==> inputs of 09-19 <==
## chip_to_symbol
module chip_to_symbol 
(
input logic         i_clk,
input logic         i_rst_n,
input logic         i_stream,
input logic         i_stream_valid,
output logic [3:0]  o_symbol,
output logic        o_symbol_valid       
);
clock: 4.05 ns
lec_check: 0
abc_area: 1
cap_margin: 20
cell_pad_in_sites_detail_placement: 0
cell_pad_in_sites_global_placement: 0
core_margin: 2
core_utilization: 72
cts_cluster_diameter: 45
cts_cluster_size: 22
gpl_timing_driven: 1
place_density_lb_addon: 0.29
setup_slack_margin: -0.13
slew_margin: 35
run.sh (not shown) runs the stock make flow with config.mk's settings and CLKGATE_MAP_FILE=.
==> 02-07: changes against 09-19 <==
--- a/flow/config.mk
+++ b/flow/config.mk
@@ -5,7 +5,7 @@
 export SDC_FILE = /design/flow/constraint.sdc
 export NUM_CORES = 4
 export LEC_CHECK = 0
-export ABC_AREA = 1
+export ABC_AREA = 0
 export CAP_MARGIN = 20
 export CELL_PAD_IN_SITES_DETAIL_PLACEMENT = 0
 export CELL_PAD_IN_SITES_GLOBAL_PLACEMENT = 0
@@ -14,6 +14,8 @@
 export CTS_CLUSTER_DIAMETER = 45
 export CTS_CLUSTER_SIZE = 22
 export GPL_TIMING_DRIVEN = 1
+export HOLD_SLACK_MARGIN = -0.09
 export PLACE_DENSITY_LB_ADDON = 0.29
-export SETUP_SLACK_MARGIN = -0.13
+export SETUP_SLACK_MARGIN = 0.56
 export SLEW_MARGIN = 35
+export TNS_END_PERCENT = 90
==> flow/constraint.sdc (replaced) <==
create_clock -name core_clock -period 4.49 [get_ports {i_clk}]
set_input_delay 0.8980 -clock core_clock [delete_from_list [all_inputs] [get_ports {i_clk}]]
set_output_delay 0.8980 -clock core_clock [all_outputs]
set_load 0.01 [all_outputs]
==> 11-03: changes against 09-19 <==
==> flow/config.mk (replaced) <==
export PLATFORM = sky130hd
export DESIGN_NAME = chip_to_symbol
export DESIGN_NICKNAME = chip_to_symbol
export VERILOG_FILES = /design/flow/design.v
export SDC_FILE = /design/flow/constraint.sdc
export NUM_CORES = 4
export LEC_CHECK = 0
export CAP_MARGIN = 20
export CORE_MARGIN = 2
export CORE_UTILIZATION = 61
export SLEW_MARGIN = 20
export TNS_END_PERCENT = 70
==> flow/constraint.sdc (replaced) <==
create_clock -name core_clock -period 10.0 [get_ports {i_clk}]
set_input_delay 2.0000 -clock core_clock [delete_from_list [all_inputs] [get_ports {i_clk}]]
set_output_delay 2.0000 -clock core_clock [all_outputs]
set_load 0.01 [all_outputs]
==> results <==
	09-19	02-07	11-03
Required time of the critical path	-	3590 ps	8000 ps
Number of setup violations in the final report	-	4	0
Post-Route Hold Slack	-	522 ps	557 ps
Filler cells	-	1734	3356
Final period util	-	1.08	0.746
OpenROAD warnings	-	33	33
Result of the run	stopped before the end	finished with violations	finished clean
Failing step	global routing	-	-
Reasons for failing layout checks	-	negative setup slack	-
Post-CTS repair timing setup buffer count	31	73	0
Relative area change from synthesis to final layout	-	20.7%	5.09%
Post-cts sizing count	96	188	0
Critical path launch point	-	s_ones_counter[4][0]$_DFFE_PN0P_	s_ones_counter[1][4]$_DFFE_PN0P_
XOR/XNOR Fraction of Synth Area	0.00619	0.0279	0.0279
Max Cap Viol	-	0	0
Via count of the routed design	-	28.5k	24.3k
Final sum of negative setup slack	-	-1080 ps	0 ps

* * *

==> inputs of v2 <==
==> flow/design.v <==
module chip_to_symbol 
(
input logic         i_clk,
input logic         i_rst_n,
input logic         i_stream,
input logic         i_stream_valid,
output logic [3:0]  o_symbol,
output logic        o_symbol_valid       
);
logic [4:0] r_bit_counter;
logic [31:0] r_received_chip;
logic [5:0] s_ones_counter[15:0];
logic	[31:0]	chip_values [15:0];  
initial 
begin
	chip_values[0] 		=  32'b11011001110000110101001000101110;
	chip_values[8] 		=  32'b11101101100111000011010100100010;
	chip_values[4] 		=  32'b00101110110110011100001101010010;
	chip_values[12] 	=  32'b00100010111011011001110000110101;
	chip_values[2] 		=  32'b01010010001011101101100111000011;
	chip_values[10] 	=  32'b00110101001000101110110110011100;
	chip_values[6] 		=  32'b11000011010100100010111011011001;
	chip_values[14] 	=  32'b10011100001101010010001011101101;
	chip_values[1] 		=  32'b10001100100101100000011101111011;
	chip_values[9] 		=  32'b10111000110010010110000001110111;
	chip_values[5] 		=  32'b01111011100011001001011000000111;
	chip_values[13] 	=  32'b01110111101110001100100101100000;
	chip_values[3]		=  32'b00000111011110111000110010010110;
	chip_values[11]		=  32'b01100000011101111011100011001001;
	chip_values[7] 		=  32'b10010110000001110111101110001100;
	chip_values[15] 	=  32'b11001001011000000111011110111000;
end
always_ff@(posedge i_clk , negedge i_rst_n)
begin
    if(!i_rst_n)
    begin
        r_bit_counter <= 'd0;
    end
    else if(r_bit_counter=='d31) 
    begin
        r_bit_counter <= 'd0;
    end
    else if(i_stream_valid)
    begin
        r_bit_counter <= r_bit_counter + 'd1;
    end
end
always_ff@(posedge i_clk , negedge i_rst_n)
begin
    if(!i_rst_n)
    begin
        r_received_chip <= 'd0;
		for(int i = 0 ; i<16 ; i++)
        begin
			s_ones_counter[i] <= 'd0;
		end
    end
	else if (r_bit_counter==31)
	begin
		for(int i = 0 ; i<16 ; i++)
        begin
			s_ones_counter[i] <= 'd0;
		end
	end
    else if(i_stream_valid)
    begin
        r_received_chip[r_bit_counter]<= i_stream;
        for(int i = 0 ; i<16 ; i++)
        begin
            s_ones_counter[i] <= s_ones_counter[i] + (i_stream ~^ chip_values[i][r_bit_counter]);
        end
    end    
end
	always@(*)
		begin
			if((s_ones_counter[0]>=s_ones_counter[1]) && (s_ones_counter[0]>=s_ones_counter[2]) && (s_ones_counter[0]>=s_ones_counter[3]) && (s_ones_counter[0]>=s_ones_counter[4]) && (s_ones_counter[0]>=s_ones_counter[5]) && (s_ones_counter[0]>=s_ones_counter[6]) && (s_ones_counter[0]>=s_ones_counter[7]) && (s_ones_counter[0]>=s_ones_counter[8]) && (s_ones_counter[0]>=s_ones_counter[9]) && (s_ones_counter[0]>=s_ones_counter[10]) && (s_ones_counter[0]>=s_ones_counter[11]) && (s_ones_counter[0]>=s_ones_counter[12]) && (s_ones_counter[0]>=s_ones_counter[13]) && (s_ones_counter[0]>=s_ones_counter[14]) && (s_ones_counter[0]>=s_ones_counter[15]) ) 
			begin
				o_symbol = 'd0;
			end
			else if((s_ones_counter[1]>=s_ones_counter[0]) && (s_ones_counter[1]>=s_ones_counter[2]) && (s_ones_counter[1]>=s_ones_counter[3]) && (s_ones_counter[1]>=s_ones_counter[4]) && (s_ones_counter[1]>=s_ones_counter[5]) && (s_ones_counter[1]>=s_ones_counter[6]) && (s_ones_counter[1]>=s_ones_counter[7]) && (s_ones_counter[1]>=s_ones_counter[8]) && (s_ones_counter[1]>=s_ones_counter[9]) && (s_ones_counter[1]>=s_ones_counter[10]) && (s_ones_counter[1]>=s_ones_counter[11]) && (s_ones_counter[1]>=s_ones_counter[12]) && (s_ones_counter[1]>=s_ones_counter[13]) && (s_ones_counter[1]>=s_ones_counter[14]) && (s_ones_counter[1]>=s_ones_counter[15]) ) 
			begin
				o_symbol = 'd1;
			end
			else if((s_ones_counter[2]>=s_ones_counter[0]) && (s_ones_counter[2]>=s_ones_counter[1]) && (s_ones_counter[2]>=s_ones_counter[3]) && (s_ones_counter[2]>=s_ones_counter[4]) && (s_ones_counter[2]>=s_ones_counter[5]) && (s_ones_counter[2]>=s_ones_counter[6]) && (s_ones_counter[2]>=s_ones_counter[7]) && (s_ones_counter[2]>=s_ones_counter[8]) && (s_ones_counter[2]>=s_ones_counter[9]) && (s_ones_counter[2]>=s_ones_counter[10]) && (s_ones_counter[2]>=s_ones_counter[11]) && (s_ones_counter[2]>=s_ones_counter[12]) && (s_ones_counter[2]>=s_ones_counter[13]) && (s_ones_counter[2]>=s_ones_counter[14]) && (s_ones_counter[2]>=s_ones_counter[15]) ) 
			begin
				o_symbol = 'd2;
			end
			else if((s_ones_counter[3]>=s_ones_counter[0]) && (s_ones_counter[3]>=s_ones_counter[1]) && (s_ones_counter[3]>=s_ones_counter[2]) && (s_ones_counter[3]>=s_ones_counter[4]) && (s_ones_counter[3]>=s_ones_counter[5]) && (s_ones_counter[3]>=s_ones_counter[6]) && (s_ones_counter[3]>=s_ones_counter[7]) && (s_ones_counter[3]>=s_ones_counter[8]) && (s_ones_counter[3]>=s_ones_counter[9]) && (s_ones_counter[3]>=s_ones_counter[10]) && (s_ones_counter[3]>=s_ones_counter[11]) && (s_ones_counter[3]>=s_ones_counter[12]) && (s_ones_counter[3]>=s_ones_counter[13]) && (s_ones_counter[3]>=s_ones_counter[14]) && (s_ones_counter[3]>=s_ones_counter[15]) ) 
			begin
				o_symbol = 'd3;
			end
			else if((s_ones_counter[4]>=s_ones_counter[0]) && (s_ones_counter[4]>=s_ones_counter[1]) && (s_ones_counter[4]>=s_ones_counter[2]) && (s_ones_counter[4]>=s_ones_counter[3]) && (s_ones_counter[4]>=s_ones_counter[5]) && (s_ones_counter[4]>=s_ones_counter[6]) && (s_ones_counter[4]>=s_ones_counter[7]) && (s_ones_counter[4]>=s_ones_counter[8]) && (s_ones_counter[4]>=s_ones_counter[9]) && (s_ones_counter[4]>=s_ones_counter[10]) && (s_ones_counter[4]>=s_ones_counter[11]) && (s_ones_counter[4]>=s_ones_counter[12]) && (s_ones_counter[4]>=s_ones_counter[13]) && (s_ones_counter[4]>=s_ones_counter[14]) && (s_ones_counter[4]>=s_ones_counter[15]) ) 
			begin
				o_symbol = 'd4;
			end
			else if((s_ones_counter[5]>=s_ones_counter[0]) && (s_ones_counter[5]>=s_ones_counter[1]) && (s_ones_counter[5]>=s_ones_counter[2]) && (s_ones_counter[5]>=s_ones_counter[3]) && (s_ones_counter[5]>=s_ones_counter[4]) && (s_ones_counter[5]>=s_ones_counter[6]) && (s_ones_counter[5]>=s_ones_counter[7]) && (s_ones_counter[5]>=s_ones_counter[8]) && (s_ones_counter[5]>=s_ones_counter[9]) && (s_ones_counter[5]>=s_ones_counter[10]) && (s_ones_counter[5]>=s_ones_counter[11]) && (s_ones_counter[5]>=s_ones_counter[12]) && (s_ones_counter[5]>=s_ones_counter[13]) && (s_ones_counter[5]>=s_ones_counter[14]) && (s_ones_counter[5]>=s_ones_counter[15]) ) 
			begin
				o_symbol = 'd5;
			end
			else if((s_ones_counter[6]>=s_ones_counter[0]) && (s_ones_counter[6]>=s_ones_counter[1]) && (s_ones_counter[6]>=s_ones_counter[2]) && (s_ones_counter[6]>=s_ones_counter[3]) && (s_ones_counter[6]>=s_ones_counter[4]) && (s_ones_counter[6]>=s_ones_counter[5]) && (s_ones_counter[6]>=s_ones_counter[7]) && (s_ones_counter[6]>=s_ones_counter[8]) && (s_ones_counter[6]>=s_ones_counter[9]) && (s_ones_counter[6]>=s_ones_counter[10]) && (s_ones_counter[6]>=s_ones_counter[11]) && (s_ones_counter[6]>=s_ones_counter[12]) && (s_ones_counter[6]>=s_ones_counter[13]) && (s_ones_counter[6]>=s_ones_counter[14]) && (s_ones_counter[6]>=s_ones_counter[15]) ) 
			begin
				o_symbol = 'd6;
			end
			else if((s_ones_counter[7]>=s_ones_counter[0]) && (s_ones_counter[7]>=s_ones_counter[1]) && (s_ones_counter[7]>=s_ones_counter[2]) && (s_ones_counter[7]>=s_ones_counter[3]) && (s_ones_counter[7]>=s_ones_counter[4]) && (s_ones_counter[7]>=s_ones_counter[5]) && (s_ones_counter[7]>=s_ones_counter[6]) && (s_ones_counter[7]>=s_ones_counter[8]) && (s_ones_counter[7]>=s_ones_counter[9]) && (s_ones_counter[7]>=s_ones_counter[10]) && (s_ones_counter[7]>=s_ones_counter[11]) && (s_ones_counter[7]>=s_ones_counter[12]) && (s_ones_counter[7]>=s_ones_counter[13]) && (s_ones_counter[7]>=s_ones_counter[14]) && (s_ones_counter[7]>=s_ones_counter[15]) ) 
			begin
				o_symbol = 'd7;
			end
			else if((s_ones_counter[8]>=s_ones_counter[0]) && (s_ones_counter[8]>=s_ones_counter[1]) && (s_ones_counter[8]>=s_ones_counter[2]) && (s_ones_counter[8]>=s_ones_counter[3]) && (s_ones_counter[8]>=s_ones_counter[4]) && (s_ones_counter[8]>=s_ones_counter[5]) && (s_ones_counter[8]>=s_ones_counter[6]) && (s_ones_counter[8]>=s_ones_counter[7]) && (s_ones_counter[8]>=s_ones_counter[9]) && (s_ones_counter[8]>=s_ones_counter[10]) && (s_ones_counter[8]>=s_ones_counter[11]) && (s_ones_counter[8]>=s_ones_counter[12]) && (s_ones_counter[8]>=s_ones_counter[13]) && (s_ones_counter[8]>=s_ones_counter[14]) && (s_ones_counter[8]>=s_ones_counter[15]) ) 
			begin
				o_symbol = 'd8;
			end
			else if((s_ones_counter[9]>=s_ones_counter[0]) && (s_ones_counter[9]>=s_ones_counter[1]) && (s_ones_counter[9]>=s_ones_counter[2]) && (s_ones_counter[9]>=s_ones_counter[3]) && (s_ones_counter[9]>=s_ones_counter[4]) && (s_ones_counter[9]>=s_ones_counter[5]) && (s_ones_counter[9]>=s_ones_counter[6]) && (s_ones_counter[9]>=s_ones_counter[7]) && (s_ones_counter[9]>=s_ones_counter[8]) && (s_ones_counter[9]>=s_ones_counter[10]) && (s_ones_counter[9]>=s_ones_counter[11]) && (s_ones_counter[9]>=s_ones_counter[12]) && (s_ones_counter[9]>=s_ones_counter[13]) && (s_ones_counter[9]>=s_ones_counter[14]) && (s_ones_counter[9]>=s_ones_counter[15]) ) 
			begin
				o_symbol = 'd9;
			end
			else if((s_ones_counter[10]>=s_ones_counter[0]) && (s_ones_counter[10]>=s_ones_counter[1]) && (s_ones_counter[10]>=s_ones_counter[2]) && (s_ones_counter[10]>=s_ones_counter[3]) && (s_ones_counter[10]>=s_ones_counter[4]) && (s_ones_counter[10]>=s_ones_counter[5]) && (s_ones_counter[10]>=s_ones_counter[6]) && (s_ones_counter[10]>=s_ones_counter[7]) && (s_ones_counter[10]>=s_ones_counter[8]) && (s_ones_counter[10]>=s_ones_counter[9]) && (s_ones_counter[10]>=s_ones_counter[11]) && (s_ones_counter[10]>=s_ones_counter[12]) && (s_ones_counter[10]>=s_ones_counter[13]) && (s_ones_counter[10]>=s_ones_counter[14]) && (s_ones_counter[10]>=s_ones_counter[15]) ) 
			begin
				o_symbol = 'd10;
			end
			else if((s_ones_counter[11]>=s_ones_counter[0]) && (s_ones_counter[11]>=s_ones_counter[1]) && (s_ones_counter[11]>=s_ones_counter[2]) && (s_ones_counter[11]>=s_ones_counter[3]) && (s_ones_counter[11]>=s_ones_counter[4]) && (s_ones_counter[11]>=s_ones_counter[5]) && (s_ones_counter[11]>=s_ones_counter[6]) && (s_ones_counter[11]>=s_ones_counter[7]) && (s_ones_counter[11]>=s_ones_counter[8]) && (s_ones_counter[11]>=s_ones_counter[9]) && (s_ones_counter[11]>=s_ones_counter[10]) && (s_ones_counter[11]>=s_ones_counter[12]) && (s_ones_counter[11]>=s_ones_counter[13]) && (s_ones_counter[11]>=s_ones_counter[14]) && (s_ones_counter[11]>=s_ones_counter[15]) ) 
			begin
				o_symbol = 'd11;
			end
			else if((s_ones_counter[12]>=s_ones_counter[0]) && (s_ones_counter[12]>=s_ones_counter[1]) && (s_ones_counter[12]>=s_ones_counter[2]) && (s_ones_counter[12]>=s_ones_counter[3]) && (s_ones_counter[12]>=s_ones_counter[4]) && (s_ones_counter[12]>=s_ones_counter[5]) && (s_ones_counter[12]>=s_ones_counter[6]) && (s_ones_counter[12]>=s_ones_counter[7]) && (s_ones_counter[12]>=s_ones_counter[8]) && (s_ones_counter[12]>=s_ones_counter[9]) && (s_ones_counter[12]>=s_ones_counter[10]) && (s_ones_counter[12]>=s_ones_counter[11]) && (s_ones_counter[12]>=s_ones_counter[13]) && (s_ones_counter[12]>=s_ones_counter[14]) && (s_ones_counter[12]>=s_ones_counter[15]) ) 
			begin
				o_symbol = 'd12;
			end
			else if((s_ones_counter[13]>=s_ones_counter[0]) && (s_ones_counter[13]>=s_ones_counter[1]) && (s_ones_counter[13]>=s_ones_counter[2]) && (s_ones_counter[13]>=s_ones_counter[3]) && (s_ones_counter[13]>=s_ones_counter[4]) && (s_ones_counter[13]>=s_ones_counter[5]) && (s_ones_counter[13]>=s_ones_counter[6]) && (s_ones_counter[13]>=s_ones_counter[7]) && (s_ones_counter[13]>=s_ones_counter[8]) && (s_ones_counter[13]>=s_ones_counter[9]) && (s_ones_counter[13]>=s_ones_counter[10]) && (s_ones_counter[13]>=s_ones_counter[11]) && (s_ones_counter[13]>=s_ones_counter[12]) && (s_ones_counter[13]>=s_ones_counter[15]) && (s_ones_counter[13]>=s_ones_counter[14]) ) 
			begin
				o_symbol = 'd13;
			end
			else if((s_ones_counter[14]>=s_ones_counter[0]) && (s_ones_counter[14]>=s_ones_counter[1]) && (s_ones_counter[14]>=s_ones_counter[2]) && (s_ones_counter[14]>=s_ones_counter[3]) && (s_ones_counter[14]>=s_ones_counter[4]) && (s_ones_counter[14]>=s_ones_counter[5]) && (s_ones_counter[14]>=s_ones_counter[6]) && (s_ones_counter[14]>=s_ones_counter[7]) && (s_ones_counter[14]>=s_ones_counter[8]) && (s_ones_counter[14]>=s_ones_counter[9]) && (s_ones_counter[14]>=s_ones_counter[10]) && (s_ones_counter[14]>=s_ones_counter[11]) && (s_ones_counter[14]>=s_ones_counter[12]) && (s_ones_counter[14]>=s_ones_counter[13]) && (s_ones_counter[14]>=s_ones_counter[15]) ) 
			begin
				o_symbol = 'd14;
			end
			else
				begin
				o_symbol = 'd15;
				end
			end
assign o_symbol_valid = (r_bit_counter==31);  
endmodule
==> flow/run.sh <==
#!/bin/bash
# the make line also repeats each setting of config.mk as NAME=value (left out here)
make -C /OpenROAD-flow-scripts/flow DESIGN_CONFIG=/design/flow/config.mk WORK_HOME=/design/flow/orfs CLKGATE_MAP_FILE= finish
==> flow/config.mk <==
export PLATFORM = sky130hd
export DESIGN_NAME = chip_to_symbol
export DESIGN_NICKNAME = chip_to_symbol
export VERILOG_FILES = /design/flow/design.v
export SDC_FILE = /design/flow/constraint.sdc
export NUM_CORES = 4
export LEC_CHECK = 0
export CAP_MARGIN = 35
export CORE_MARGIN = 2
export CORE_UTILIZATION = 72
export CTS_CLUSTER_DIAMETER = 54
export CTS_CLUSTER_SIZE = 17
export PLACE_DENSITY = 0.42
export SETUP_SLACK_MARGIN = 0.93
export SLEW_MARGIN = 15
==> flow/constraint.sdc <==
create_clock -name core_clock -period 3.12 [get_ports {i_clk}]
set_input_delay 0.6240 -clock core_clock [delete_from_list [all_inputs] [get_ports {i_clk}]]
set_output_delay 0.6240 -clock core_clock [all_outputs]
set_load 0.01 [all_outputs]
==> inputs of v14, as changes to v2 <==
Settings changed: PLACE_DENSITY 0.42 to unset, PLACE_DENSITY_LB_ADDON set to 0.07, SLEW_MARGIN 15 to 20.
==> Slide: Implementation Results <==
Flow Results at a Glance

Place
  • Area post-placement: just over 30000 sq um
  • Placed insts: about 4000
  • DPL Wire Length: about 90 mm
  • Pre-CTS WS: -1.43 ns

Synthesis
  • Seq share, synth: 0.106
  • Post-synth EDFFs: 0
  • Main area contributors: ha_1 40%, dfrtp_1 11%, a21oi_1 6.0%, o21ai_0 3.4%, nor2_1 3.0%

Status
  • Err: [ERROR DPL-0038] Utilization greater than 100%, impossible to legalize
  • Run status: did not finish
  • Stopped at: 4_1_cts
# the run above: v2

==> Slide: Implementation Results <==
Flow Results at a Glance

Floorplan
  • Number of top-level pins: 9
  • Chip Width: 186 um

Synthesis
  • Post-synth EDFFs: 0
  • Seq share, synth: 0.106
  • Aoi share: 0.225
  • Synth Instances: about 2900

Status
  • Err: [ERROR DPL-0038] Utilization greater than 100%, impossible to legalize
  • Run status: did not finish
  • Stopped at: 4_1_cts

Place
  • Area post-placement: about 30000 sq um
  • DPL Wire Length: 89.3 mm
  • Placed insts: 3936
  • Pre-CTS WS: -1.14 ns
# the run above: v14

